Setup of run A:
## axi_to_apb_bridge
module axi_to_apb_bridge (
    input  logic        clk,
    input  logic        rst_n,
    input  logic [31:0] awaddr,
    input  logic        awvalid,
    output logic        awready,
    input  logic [31:0] wdata,
    input  logic        wvalid,
    output logic        wready,
    output logic        bvalid,
    input  logic        bready,
    output logic        PSEL,
    output logic        PENABLE,
    output logic        PWRITE,
    output logic [31:0] PADDR,
    output logic [31:0] PWDATA
);
Settings: LEC_CHECK=0, ABC_AREA=1, CAP_MARGIN=20, CELL_PAD_IN_SITES_DETAIL_PLACEMENT=1, CELL_PAD_IN_SITES_GLOBAL_PLACEMENT=1, CORE_MARGIN=5, CORE_UTILIZATION=52, CTS_CLUSTER_DIAMETER=226, GPL_ROUTABILITY_DRIVEN=0, GPL_TIMING_DRIVEN=0, MIN_ROUTING_LAYER=met2, PLACE_DENSITY=0.88, SETUP_SLACK_MARGIN=0.25, SLEW_MARGIN=20, TNS_END_PERCENT=50; clock period 2.43 ns.
run.sh (not shown) runs the stock make flow with config.mk's settings and CLKGATE_MAP_FILE=.
Run A: DPL-0033 in clock tree synthesis (4_1_cts) -> run aborted
Setup changes, run A to run B
==> flow/config.mk <==
export PLATFORM = sky130hd
export DESIGN_NAME = axi_to_apb_bridge
export DESIGN_NICKNAME = axi_to_apb_bridge
export VERILOG_FILES = /design/flow/design.v
export SDC_FILE = /design/flow/constraint.sdc
export NUM_CORES = 4
export LEC_CHECK = 0
export CAP_MARGIN = 20
export CORE_MARGIN = 2
export CORE_UTILIZATION = 58
export SLEW_MARGIN = 20
==> flow/constraint.sdc <==
create_clock -name core_clock -period 2.18 [get_ports {clk}]
set_input_delay 0.4360 -clock core_clock [delete_from_list [all_inputs] [get_ports {clk}]]
set_output_delay 0.4360 -clock core_clock [all_outputs]
set_load 0.01 [all_outputs]
Results
Looking at the reports, run B completed the entire flow and the layout it produced met the timing, DRC and antenna checks. Going from run A to run B, detailed-placement wirelength estimate shrinks by 11 mm. The initial core utilization in run B sits 7.0 points above the value recorded for run A. For the fraction of synthesized area in multiplexers, run B came in 17 points higher than run A did. Summary of run B over run A: synthesized cell count went down about 37%, post-synthesis cell count from yosys -375. Summary of run B over run A: post-synthesis area per instance increased 49%; Yosys chip area decreased about 6%. Run B against run A: area of the core region fell about 17%, post-placement setup slack fell 92 ps. [run B] post-placement cell area fell 3.8% relative to run A.
Modified inputs, run C compared to run B
--- a/flow/config.mk
+++ b/flow/config.mk
@@ -9,3 +9,4 @@
 export CORE_MARGIN = 2
-export CORE_UTILIZATION = 58
+export CORE_UTILIZATION = 66
+export CTS_CLUSTER_SIZE = 42
 export SLEW_MARGIN = 20
==> flow/constraint.sdc <==
create_clock -name core_clock -period 1.88 [get_ports {clk}]
set_input_delay 0.3760 -clock core_clock [delete_from_list [all_inputs] [get_ports {clk}]]
set_output_delay 0.3760 -clock core_clock [all_outputs]
set_load 0.01 [all_outputs]
### Flow results
Run C: aborted in global routing (5_1_grt) (tool error)
In run C, routability congestion estimate from global placement is lower than in run B.
Changes observed in run C relative to run B: die size fell by 12%, number of placement rows fell by 5.1%, die extent in x fell by 6.0%, clock buffer count from CTS stayed essentially flat.
Input changes introduced in run D (baseline for comparison: run C):
--- a/flow/config.mk
+++ b/flow/config.mk
@@ -9,4 +9,5 @@
 export CORE_MARGIN = 2
-export CORE_UTILIZATION = 66
-export CTS_CLUSTER_SIZE = 42
+export CORE_UTILIZATION = 40
+export HOLD_SLACK_MARGIN = -0.04
+export SETUP_SLACK_MARGIN = 1.08
 export SLEW_MARGIN = 20
==> flow/constraint.sdc <==
create_clock -name core_clock -period 5.0 [get_ports {clk}]
set_input_delay 1.0000 -clock core_clock [delete_from_list [all_inputs] [get_ports {clk}]]
set_output_delay 1.0000 -clock core_clock [all_outputs]
set_load 0.01 [all_outputs]
==> results <==
Per the final summary, run D finished and its layout is clean on timing, DRC and antenna. Run D against run C: half-perimeter wire length of the detailed placement result shrank by 2.4 mm; synthesized netlist cell count held steady; horizontal extent of the die grew by 29 um; pre-placement core utilization shrank by 26 points. Run D vs run C on count of hold buffers inserted by post-cts repair: run D is the lower one. Run D vs. run C: die size now larger; core outline area now larger; post-place instance area now smaller.

garnet:
axi_to_apb_bridge again, from the RTL that the note above started with.
clock: 1.94 ns
lec_check: 0
abc_area: 1
cap_margin: 30
core_margin: 2
core_utilization: 69
cts_cluster_diameter: 46
cts_cluster_size: 49
gpl_routability_driven: 1
hold_slack_margin: 0.05
max_routing_layer: met4
min_routing_layer: met1
place_density_lb_addon: 0.3
slew_margin: 10
[garnet] flow finished | final checks: failed | reasons: setup timing
Changes in fjord relative to garnet:
- PLACE_DENSITY_LB_ADDON removed (was 0.3)
- GPL_ROUTABILITY_DRIVEN changed from 1 to 0
- HOLD_SLACK_MARGIN removed (was 0.05)
- MAX_ROUTING_LAYER changed from met4 to met5
- CTS_CLUSTER_DIAMETER changed from 46 to 344
- CTS_CLUSTER_SIZE changed from 49 to 15
- ABC_AREA removed (was 1)
- CORE_UTILIZATION changed from 69 to 70
- the clock period (ns, I/O delays scaled along) changed from 1.94 to 4.98
Results
For garnet, the category of the critical setup timing path was reg -> out, unlike fjord, where it was in -> reg.
Min number of standard cells reported by yosys across fjord and garnet: fjord
Comparing fjord and garnet, the higher detailed-routed wire length on met2 was measured on garnet.
Final critical-path share of the clock period (higher): garnet
The final layout from fjord, which completed every stage, passed the timing, DRC and antenna checks at the end of the flow.
Relative to fjord, the following input files were edited for maple:
- CTS_CLUSTER_DIAMETER: 344 -> unset
- CORE_UTILIZATION: 70 -> 32
- CAP_MARGIN: 30 -> 20
- CTS_CLUSTER_SIZE: 15 -> unset
- GPL_ROUTABILITY_DRIVEN: 0 -> unset
- MIN_ROUTING_LAYER: met1 -> unset
- SLEW_MARGIN: 10 -> 20
- MAX_ROUTING_LAYER: met5 -> unset
- the clock period (ns, I/O delays scaled along): 4.98 -> 7.07
==> comparison <==
a21bo_2 as the cell with the biggest individual delay on the critical path was reported by maple, and a311oi_1 by fjord.
Going from fjord to maple, number of max-cap violations flat; power density over the cells went down about 36%; final period utilization fell 19 points; critical path depth shrank by 1; setup slack grew by 1.93 ns.
Total chip power on maple is ahead of fjord.
Delta(total non-filler cell area in the finished layout, maple - fjord) > 0
Summary of the comparison: count of clock buffers in the final design is higher in maple, relative to fjord.

Setup of alpha:
Starting RTL as in the previous note.
Settings: LEC_CHECK=0, CAP_MARGIN=30, CORE_MARGIN=2, CORE_UTILIZATION=61, CTS_CLUSTER_DIAMETER=305, CTS_CLUSTER_SIZE=98, GPL_ROUTABILITY_DRIVEN=0, MAX_ROUTING_LAYER=met5, MIN_ROUTING_LAYER=met1, SLEW_MARGIN=10, TNS_END_PERCENT=20; clock period 4.02 ns.
alpha completed every stage of the flow, and the final layout passed the timing, DRC and antenna checks.
For beta, these inputs were changed with respect to alpha:
- GPL_ROUTABILITY_DRIVEN no longer set, was 0
- CAP_MARGIN now 20, was 30
- SLEW_MARGIN now 20, was 10
- CTS_CLUSTER_SIZE no longer set, was 98
- MIN_ROUTING_LAYER no longer set, was met1
- CTS_CLUSTER_DIAMETER no longer set, was 305
- MAX_ROUTING_LAYER no longer set, was met5
- TNS_END_PERCENT no longer set, was 20
- CORE_UTILIZATION now 68, was 61
- the clock period (ns, I/O delays scaled along) now 3.26, was 4.02
Notes after the runs:
On met2 layer wire length in the routed design: beta sits above alpha. Post-place setup slack (higher): alpha. [beta vs alpha] worst hold slack: lower in beta. From alpha to beta the numbers moved as follows: register-to-register setup slack fell 0.93 ns, detail-routed via count per cell rose about 18%. Number of clock buffers in the layout: beta vs alpha up about 10%.
Modified inputs, gamma compared to beta
- TNS_END_PERCENT now 15, previously not set
- CORE_UTILIZATION now 56, was 68
- SETUP_SLACK_MARGIN now 1.9, previously not set
- the clock period (ns, I/O delays scaled along) now 7.07, was 3.26
[summary]
Relative to beta, the final cycle utilization of the critical path of gamma is lower by 29 points. Note that the die height recorded for gamma amounts to 1.10 times the value seen in beta. Looking at setup slack, gamma sits 2.71 ns above beta. Routed via count delta (gamma − beta): favourable. On relative max-transition margin: between beta and gamma, it ends up lower for beta. Taking beta as the reference point, the net switching power of the design of gamma falls by 63%. Final standard cell area without fillers for gamma is lower than for beta.

## P
The RTL this note starts from:
==> flow/design.v <==
`timescale 1ns / 1ps
module axi_to_apb_bridge (
    input  logic        clk,
    input  logic        rst_n,
    input  logic [31:0] awaddr,
    input  logic        awvalid,
    output logic        awready,
    input  logic [31:0] wdata,
    input  logic        wvalid,
    output logic        wready,
    output logic        bvalid,
    input  logic        bready,
    output logic        PSEL,
    output logic        PENABLE,
    output logic        PWRITE,
    output logic [31:0] PADDR,
    output logic [31:0] PWDATA
);
    typedef enum logic [2:0] {IDLE, SETUP, ACCESS, WAIT_DONE} state_t;
    state_t state;
    logic [31:0] addr_reg;
    int burst_cnt;
    localparam int burst_len = 4;
    always_ff @(posedge clk or negedge rst_n) begin
        if (!rst_n) begin
            state     <= IDLE;
            awready   <= 0;
            wready    <= 0;
            bvalid    <= 0;
            PSEL      <= 0;
            PENABLE   <= 0;
            PWRITE    <= 0;
            PADDR     <= 0;
            PWDATA    <= 0;
            addr_reg  <= 0;
            burst_cnt <= 0;
        end else begin
            case (state)
                IDLE: begin
                    if (awvalid) begin
                        awready <= 1;
                    end
                    if (awvalid && awready) begin
                        addr_reg  <= awaddr;
                        burst_cnt <= 0;
                        awready   <= 0;
                        state     <= SETUP;
                    end
                end
                SETUP: begin
                    if (wvalid) begin
                        wready  <= 1;
                        PADDR   <= addr_reg;
                        PWDATA  <= wdata;
                        PWRITE  <= 1;
                        PSEL    <= 1;
                        state   <= ACCESS;
                    end
                end
                ACCESS: begin
                    wready  <= 0;
                    PENABLE <= 1;
                    state   <= WAIT_DONE;
                end
                WAIT_DONE: begin
                    PENABLE <= 0;
                    PSEL    <= 0;
                    PWRITE  <= 0;
                    burst_cnt <= burst_cnt + 1;
                    addr_reg  <= addr_reg + 4;
                    if (burst_cnt == burst_len - 1) begin
                        bvalid <= 1;
                        state  <= IDLE;
                    end else begin
                        state <= SETUP;
                    end
                end
            endcase
            if (bvalid && bready) begin
                bvalid <= 0;
                awready <= 1;
                burst_cnt  <= 0;
            end
        end
    end
endmodule
Settings: LEC_CHECK=0, ABC_AREA=1, CAP_MARGIN=20, CELL_PAD_IN_SITES_DETAIL_PLACEMENT=1, CELL_PAD_IN_SITES_GLOBAL_PLACEMENT=1, CORE_ASPECT_RATIO=0.55, CORE_MARGIN=5, CORE_UTILIZATION=52, CTS_CLUSTER_DIAMETER=226, GPL_ROUTABILITY_DRIVEN=0, GPL_TIMING_DRIVEN=0, MIN_ROUTING_LAYER=met2, PLACE_DENSITY=0.88, SETUP_SLACK_MARGIN=-0.18, SLEW_MARGIN=20, TNS_END_PERCENT=50; clock period 2.43 ns.
Status(P) = ERROR, stage = clock tree synthesis (4_1_cts)
[inputs] Q vs P
# P
export LEC_CHECK = 0
export ABC_AREA = 1
export CAP_MARGIN = 20
export CELL_PAD_IN_SITES_DETAIL_PLACEMENT = 1
export CELL_PAD_IN_SITES_GLOBAL_PLACEMENT = 1
export CORE_ASPECT_RATIO = 0.55
export CORE_MARGIN = 5
export CORE_UTILIZATION = 52
export CTS_CLUSTER_DIAMETER = 226
export GPL_ROUTABILITY_DRIVEN = 0
export GPL_TIMING_DRIVEN = 0
export MIN_ROUTING_LAYER = met2
export PLACE_DENSITY = 0.88
export SETUP_SLACK_MARGIN = -0.18
export SLEW_MARGIN = 20
export TNS_END_PERCENT = 50
create_clock -name core_clock -period 2.43 [get_ports {clk}]
# Q
export LEC_CHECK = 0
export CAP_MARGIN = 20
export CORE_MARGIN = 2
export CORE_UTILIZATION = 40
export SLEW_MARGIN = 20
create_clock -name core_clock -period 3.26 [get_ports {clk}]
### Flow results
FAIL P @ clock tree synthesis (4_1_cts): tool exited with error. Q was carried through to the last stage, and its layout satisfied the timing, DRC and antenna checks. Between P and Q, mux cell area share after synthesis is higher for Q, P comes in under that. Post-synthesis net count (Q vs. P) decreases by more than a quarter. Simple logic cell fraction of the synthesized area: Q lower than P. Xor/xnor share of the synthesized area (higher): Q. Compared with P, in Q tally of buffers added on design ports held; overall die area went up 1600 um^2; yosys-reported design area after synthesis went down about 6%.
Modified inputs, R compared to Q
# Q
export LEC_CHECK = 0
export CAP_MARGIN = 20
export CORE_MARGIN = 2
export CORE_UTILIZATION = 40
export SLEW_MARGIN = 20
create_clock -name core_clock -period 3.26 [get_ports {clk}]
# R
export LEC_CHECK = 0
export CAP_MARGIN = 20
export CORE_MARGIN = 2
export CORE_UTILIZATION = 65
export CTS_CLUSTER_SIZE = 37
export SLEW_MARGIN = 20
create_clock -name core_clock -period 1.98 [get_ports {clk}]
Notes after the runs:
Nothing crashed in R and all stages finished; the problem is that the final layout failed, the offending checks being negative setup slack.
Diff Q -> R: total wirelength of the detailed-routed design went up by 67%, critical path required time went down by 1.21 ns.
Number of buffers and inverters on the critical path in R is 1 higher than in Q
Looking at Q and R, the Yosys chip area is a wash.
Here is what was changed in the inputs of S compared with R.
# R
export LEC_CHECK = 0
export CAP_MARGIN = 20
export CORE_MARGIN = 2
export CORE_UTILIZATION = 65
export CTS_CLUSTER_SIZE = 37
export SLEW_MARGIN = 20
create_clock -name core_clock -period 1.98 [get_ports {clk}]
# S
export LEC_CHECK = 0
export ABC_AREA = 1
export CAP_MARGIN = 20
export CORE_MARGIN = 2
export CORE_UTILIZATION = 68
export CTS_CLUSTER_DIAMETER = 197
export CTS_CLUSTER_SIZE = 37
export SLEW_MARGIN = 20
create_clock -name core_clock -period 1.98 [get_ports {clk}]
### Flow results
- Of R and S, only S finishes the flow clean.
- R: complete, dirty (negative setup slack)
- When S is measured against R, its placer's final routability congestion estimate turns out 5.7% lower.
- Cmp R and S / fraction of power consumed by the clock network / lower: R
- Of S and R, it is S that has the lower synthesis-to-finish area growth.
- R → S: total power -13%, tightest hold margin saw a decrease, register-to-register setup slack moved up, power dissipated in the clock network shows a reduction of about 6%.
- Changes observed in S relative to R: combinational share of power -4.1 points; sum of buffers and inverters on the critical path has decreased; routed wire length shrank by 3800 um.
Power figures rest on the tool's default switching activity, not on a simulated workload.
